## v31
==> flow/design.v <==
module LASER(
	CLK,
	RST,
	X,
	Y,
	C1X,
	C1Y,
	C2X,
	C2Y,
	DONE
);
input 		    CLK, RST;
input [3:0]         X, Y;
output reg	    DONE;
output reg [3:0]    C1X, C1Y, C2X, C2Y;
parameter    s_idle    = 'd0,
	     s_input   = 'd1,
	     s_circle1 = 'd2,
             s_circle2 = 'd3,
	     s_check   = 'd4,
	     s_output  = 'd5;
integer    i,j;
reg 	     map[0:15][0:15];
reg [2:0]    current_state, next_state;
reg [5:0]    cover_num1, best_num1, cover_num2, best_num2, previous_sum; 	
reg [6:0]    cnt, cnt1;
reg signed [4:0]    bias_x, bias_y;
reg signed [4:0]    cur_x, cur_y, cir1_x, cir1_y, cir2_x, cir2_y;
reg signed [4:0]    best_x1, best_y1, best_x2, best_y2;
reg signed [4:0]    last_x1, last_y1, last_x2, last_y2;
wire	convergence, search_finish, delay_flag;
wire    outside_x1, outside_y1, outside_x2, outside_y2;
wire signed[5:0]    dis1, dis2; 		
assign dis1 = (cur_x-cir1_x)*(cur_x-cir1_x) + (cur_y-cir1_y)*(cur_y-cir1_y);
assign dis2 = (cur_x-cir2_x)*(cur_x-cir2_x) + (cur_y-cir2_y)*(cur_y-cir2_y);
assign search_finish = (cnt == 'd63 && cnt1 == 'd80);
assign delay_flag = (cnt1 == 'd80);
assign convergence = (best_num1 + best_num2 <= previous_sum );
assign outside_x1 = (cir1_x + bias_x > 'd15 || cir1_x + bias_x < 0);
assign outside_y1 = (cir1_y + bias_y > 'd15 || cir1_y + bias_y < 0);
assign outside_x2 = (cir2_x + bias_x > 'd15 || cir2_x + bias_x < 0);
assign outside_y2 = (cir2_y + bias_y > 'd15 || cir2_y + bias_y < 0);
always@(posedge CLK) begin
        if(RST)	
            current_state <= s_idle;
        else	
	    current_state <= next_state;
end
always@(*) begin
        next_state = current_state;
        case(current_state)
            s_idle   : 			     next_state = s_input;
	    s_input  :  if(cnt == 'd39)	     next_state = s_circle1;
	    s_circle1:  if(search_finish)    next_state = s_circle2;
	    s_circle2:  if(search_finish)    next_state = s_check;
	    s_check  :  if(convergence)	     next_state = s_output;
	                else	             next_state = s_circle2;
	    s_output : 			     next_state = s_input;
        endcase
end
always@(posedge CLK) begin
        case(current_state)
            s_idle   :  if(RST)			       cnt <= 'd0;  
	    s_input  :  if(cnt == 'd39)		       cnt <= 'd0;
		        else 			       cnt <= cnt+1;
	    s_circle1:  if(next_state == s_circle2)    cnt <= 'd0;
		        else if(delay_flag)	       cnt <= cnt+1;
	    s_circle2:  if(next_state == s_check)      cnt <= 'd0;     
	                else if(delay_flag)	       cnt <= cnt+1;
	    s_output :				       cnt <= 'd0;					
        endcase
end
always@(posedge CLK) begin
        case(current_state)
            s_idle   :  if(RST)		  cnt1 <= 'd0;  
	    s_circle1:  if(delay_flag)    cnt1 <= 'd0;
	                else 		  cnt1 <= cnt1+1;
	    s_circle2:  if(delay_flag)	  cnt1 <= 'd0;
		        else 		  cnt1 <= cnt1+1;
	    s_output :			  cnt1 <= 'd0;
    endcase
end
always@(posedge CLK) begin
        case(current_state)
            s_idle   : if(RST)
		           for(i=0;i<16;i=i+1)
		               for(j=0;j<16;j=j+1)
		                   map[i][j] <= 'd0;
	    s_input  : map[X][Y] <= 'd1;
	    s_output : for(i=0;i<16;i=i+1)
		           for(j=0;j<16;j=j+1)
			       map[i][j] <= 'd0;		
        endcase
end
always@(posedge CLK) begin
	case(current_state)
		s_idle   : if(RST)    cur_x <= 0;
		s_circle1: 	      cur_x <= (outside_x1) ? 0 : cir1_x + bias_x;
		s_circle2:	      cur_x <= (outside_x2) ? 0 : cir2_x + bias_x;
		s_output : 	      cur_x <= 0;
	endcase
end
always@(posedge CLK) begin
	case(current_state)
		s_idle   : if(RST)    cur_y <= 0;
		s_circle1: 	      cur_y <= (outside_y1) ? 0 : cir1_y + bias_y;
		s_circle2:	      cur_y <= (outside_y2) ? 0 : cir2_y + bias_y;
		s_output : 	      cur_y <= 0;
	endcase
end
always@(posedge CLK) begin
	case(current_state)
	    s_idle   : 	if(RST)    
                            begin	
                                cir1_x <= 2; 			
                                cir1_y <= 0; 		 	
                            end
	    s_circle1:  if(delay_flag)			
			    begin	
			        if(cir1_x == 'd14)	
                                    begin	
                                        cir1_x <= 2; 			
                                        cir1_y <= cir1_y+2; 	
                                    end
			        else				
                                    begin	
                                        cir1_x <= cir1_x + 2;
				    end
			     end
			 else if(delay_flag)		
                             begin	
                                 cir1_x <= cir1_x + 2;
			     end 
	     s_check  :  if(!convergence)
		             begin   
                                 cir1_x <= best_x2;
		                 cir1_y <= best_y2;
		             end  
	     s_output :	 begin	
                             cir1_x <= 2; 			
                             cir1_y <= 0;
 			 end
	 endcase
end
always@(posedge CLK) begin
	case(current_state)
	    s_idle   : 	if(RST)					
                            begin
                                cir2_x <= 2; 			
                                cir2_y <= 0; 			
                            end
	    s_circle2:  if(delay_flag)
			    begin	
			        if(cir2_x == 'd14)	
                                    begin	
                                        cir2_x <= 2; 			
                                        cir2_y <= cir2_y+2;
                                    end
				else
				    begin
                                	cir2_x <= cir2_x + 2;
				    end
			     end
	    s_check  :  if(!convergence)
		            begin	
                                cir2_x <= 2; 			
                                cir2_y <= 0; 			
                            end
	    s_output :	
		        begin	
                            cir2_x <= 2; 			
                            cir2_y <= 0; 			
                        end
	endcase
end
always@(posedge CLK) begin
	case(current_state)
	    s_idle   :  if(RST)					
                            begin	
                                best_x1 <= 0; 
                                best_y1 <= 0; 												
                            end
	    s_circle1:  if(delay_flag)			
                            begin	
                                best_x1 <= (cover_num1 > best_num1) ? cir1_x : best_x1;
				best_y1 <= (cover_num1 > best_num1) ? cir1_y : best_y1;
                            end
	    s_check  :  if(!convergence)		
                            begin	
                                best_x1 <= best_x2;
			        best_y1 <= best_y2;										
                            end
	    s_output :							
                            begin	
                                best_x1 <= 0; 
				best_y1 <= 0; 												
                            end
	endcase
end
always@(posedge CLK) begin
	case(current_state)
            s_idle   : 	if(RST)					
                            begin
	                        best_x2 <= 0; 
				best_y2 <= 0;
 			    end
	    s_circle2:  if(delay_flag)			
                            begin
                         	best_x2 <= (cover_num2 > best_num2) ? cir2_x : best_x2;
				best_y2 <= (cover_num2 > best_num2) ? cir2_y : best_y2;
                            end 
	    s_output :	begin	
                            best_x2 <= 0; 
			    best_y2 <= 0; 	
                        end
	endcase
end
always@(posedge CLK) begin
	case(current_state)
	    s_idle   : if(RST) 					
                           bias_x <= -'d4;
	    s_circle1: if(bias_x == 'd4)
		           bias_x <= -'d4;
		       else
			   bias_x <= bias_x+1;
	    s_circle2: if(bias_x == 'd4)		
                           bias_x <= -'d4;
		       else	
			   bias_x <= bias_x+1;
	    s_output : bias_x <= -'d4;
	endcase
end
always@(posedge CLK) begin
	case(current_state)
	    s_idle   : if(RST) 					
                           bias_y <= -'d4;
	    s_circle1: if(delay_flag)			
                           bias_y <= -'d4;
		       else if(bias_x == 'd4)	
                           bias_y <= bias_y+1;	 			
	    s_circle2: if(delay_flag)			
                           bias_y <= -'d4;
		       else if(bias_x == 'd4)	
                           bias_y <= bias_y+1;	
	    s_output : bias_y <= -'d4;
	endcase
end
always@(posedge CLK) begin
	case(current_state)
	    s_idle   : if(RST) 												
                           cover_num1 <= 'd0;
	    s_circle1: if(delay_flag)										
                           cover_num1 <= 'd0;
		       else if(outside_x1 || outside_y1)					
                           cover_num1 <= cover_num1;
		       else if(dis1 <= 'sd16  && map[cur_x][cur_y] == 'd1)	
                           cover_num1 <= cover_num1+1;					 
	    s_output : 						 								
                       cover_num1 <= 'd0;
	endcase
end
always@(posedge CLK) begin
	case(current_state)
	    s_idle   : if(RST) 												
                           best_num1 <= 'd0;
	    s_circle1: if(delay_flag)										
                           best_num1 <= (cover_num1 > best_num1) ? cover_num1 : best_num1;					
	    s_check  : if(!convergence)										
                           best_num1 <= best_num2;		
	    s_output : 														
                           best_num1 <= 'd0;
	endcase
end
always@(posedge CLK) begin
	case(current_state)
	    s_idle   : if(RST) 												
                           cover_num2 <= 'd0;				
	    s_circle2: if(delay_flag)										
                           cover_num2 <= 'd0;
		       else if(outside_x2 || outside_y2)					
                           cover_num2 <= cover_num2;
		       else if(dis2 <= 'sd16  && map[cur_x][cur_y] == 'd1)	
                           cover_num2 <= (dis1 > 'sd16) ? cover_num2+1 : cover_num2;	
	    s_output : 														
                       cover_num2 <= 'd0;
	endcase
end
always@(posedge CLK) begin
	case(current_state)
	    s_idle   : if(RST) 												
                           best_num2 <= 'd0;				
	    s_circle2: if(delay_flag)										
                           best_num2 <= (cover_num2 > best_num2) ? cover_num2 : best_num2;
	    s_check	 : if(!convergence)										
                           best_num2 <= 'd0;
	    s_output : 														
                           best_num2 <= 'd0;
	endcase
end
always@(posedge CLK) begin
	case(current_state)
	    s_idle   : if(RST) 	           previous_sum <= 'd0;				
	    s_check  : if(!convergence)    previous_sum <= best_num1 + best_num2;	
	    s_output : 		           previous_sum <= 'd0;
	endcase
end
always@(posedge CLK) begin
	if(current_state == s_check && !convergence)
	begin
	    last_x1 <= best_x1;
	    last_y1 <= best_y1;
	    last_x2 <= best_x2;
	    last_y2 <= best_y2;
	end
	else if(current_state == s_output)
	begin
            last_x1 <= 'd0;
	    last_y1 <= 'd0;
	    last_x2 <= 'd0;
	    last_y2 <= 'd0;
	end
end
always@(posedge CLK) begin
	if(next_state == s_output)    DONE <= 'd1;
	else			      DONE <= 'd0;
end
always@(posedge CLK) begin
	if(next_state == s_output) 
	begin
	    C1X <= last_x1[3:0];
	    C1Y <= last_y1[3:0];
	    C2X <= last_x2[3:0];
	    C2Y <= last_y2[3:0];
	end
	else
	begin
	    C1X <= 'd0;
	    C1Y <= 'd0;
	    C2X <= 'd0;
	    C2Y <= 'd0;
	end
end
endmodule 
clock: 4.2 ns
lec_check: 0
abc_area: 0
cap_margin: 20
cell_pad_in_sites_detail_placement: 0
cell_pad_in_sites_global_placement: 0
core_aspect_ratio: 1.0
core_margin: 2
core_utilization: 71
gpl_timing_driven: 1
place_density_lb_addon: 0.09
setup_slack_margin: 0.11
slew_margin: 20
tns_end_percent: 65
run.sh (not shown) runs the stock make flow with config.mk's settings and CLKGATE_MAP_FILE=.
| v31 | all stages done | FAIL | negative setup slack |
## Diff of input files: v56 against v31
- a change of CORE_UTILIZATION from 71 to 72
- a change of PLACE_DENSITY_LB_ADDON from 0.09 to 0.0
- an added CTS_CLUSTER_DIAMETER of 374
- a change of CAP_MARGIN from 20 to 0
- a change of SETUP_SLACK_MARGIN from 0.11 to 0.76
- a change of the clock period (ns, I/O delays scaled along) from 4.2 to 5.3
Notes after the runs:
Layout checks on v56: not met. Flow itself completed; violations: negative setup slack.
Final checks on v31, whose flow otherwise completed, came back failing, citing negative setup slack.
Chip footprint, v56 vs v31: down slightly
Combinational fraction of design power in v56 vs v31: down 0.7 points
Re cell count: v56 is about 3% down on v31.
What v25 does differently from v56 at the input level:
- swapping 0 for 20 in CAP_MARGIN
- swapping 0.0 for 0.09 in PLACE_DENSITY_LB_ADDON
- putting MAX_ROUTING_LAYER at met4 where nothing was set
- swapping 72 for 64 in CORE_UTILIZATION
- clearing CTS_CLUSTER_DIAMETER, which used to be 374
- swapping 0.76 for -0.0 in SETUP_SLACK_MARGIN
- swapping 5.3 for 4.23 in the clock period (ns, I/O delays scaled along)
### Flow results
- Route | v25 vs v56 | wire shorter in v25
- The final report for v25 shows a completed flow and a layout that fails verification, specifically negative setup slack.
- Compared with v56, in v25 placement row count shows an increase of 6.9%, total non-filler cell area in the finished layout picked up an extra 660 um2, clock power share shows an increase of 0.6 points.
- Worst setup slack was lower in v25 than in v56.
- Between v56 and v25, the post-CTS clock slew at the launch and capture registers of the worst setup and hold paths does not differ in any meaningful way.
- Changes observed in v25 relative to v56: final weighted congestion of routability-driven global placement went up by 0.30%; reg-to-reg setup timing slack dropped 1.07 ns; count of plain and timing-repair buffers in the layout up 110%.
### v25 -> v34
- swapping 0 for 1 in ABC_AREA
- swapping 20 for 0 in CAP_MARGIN
- clearing MAX_ROUTING_LAYER, which used to be met4
- swapping 64 for 72 in CORE_UTILIZATION
- putting CTS_CLUSTER_DIAMETER at 233 where nothing was set
- swapping 4.23 for 4.26 in the clock period (ns, I/O delays scaled along)
## What came out
Changes observed in v34 relative to v25: final cell count higher, share of total power in the clock network higher, number of global-route vias before repair higher.
Re placement-stage cell area: v34 is about 3.8% up on v25.
Against v25, v34 reports a sequential fraction of total cell area that is lower.
Complete run, failing final checks: v34, reason negative setup slack.
v34: met1 track demand over resource in global routing 10 points above v25
Power figures rest on the tool's default switching activity, not on a simulated workload.
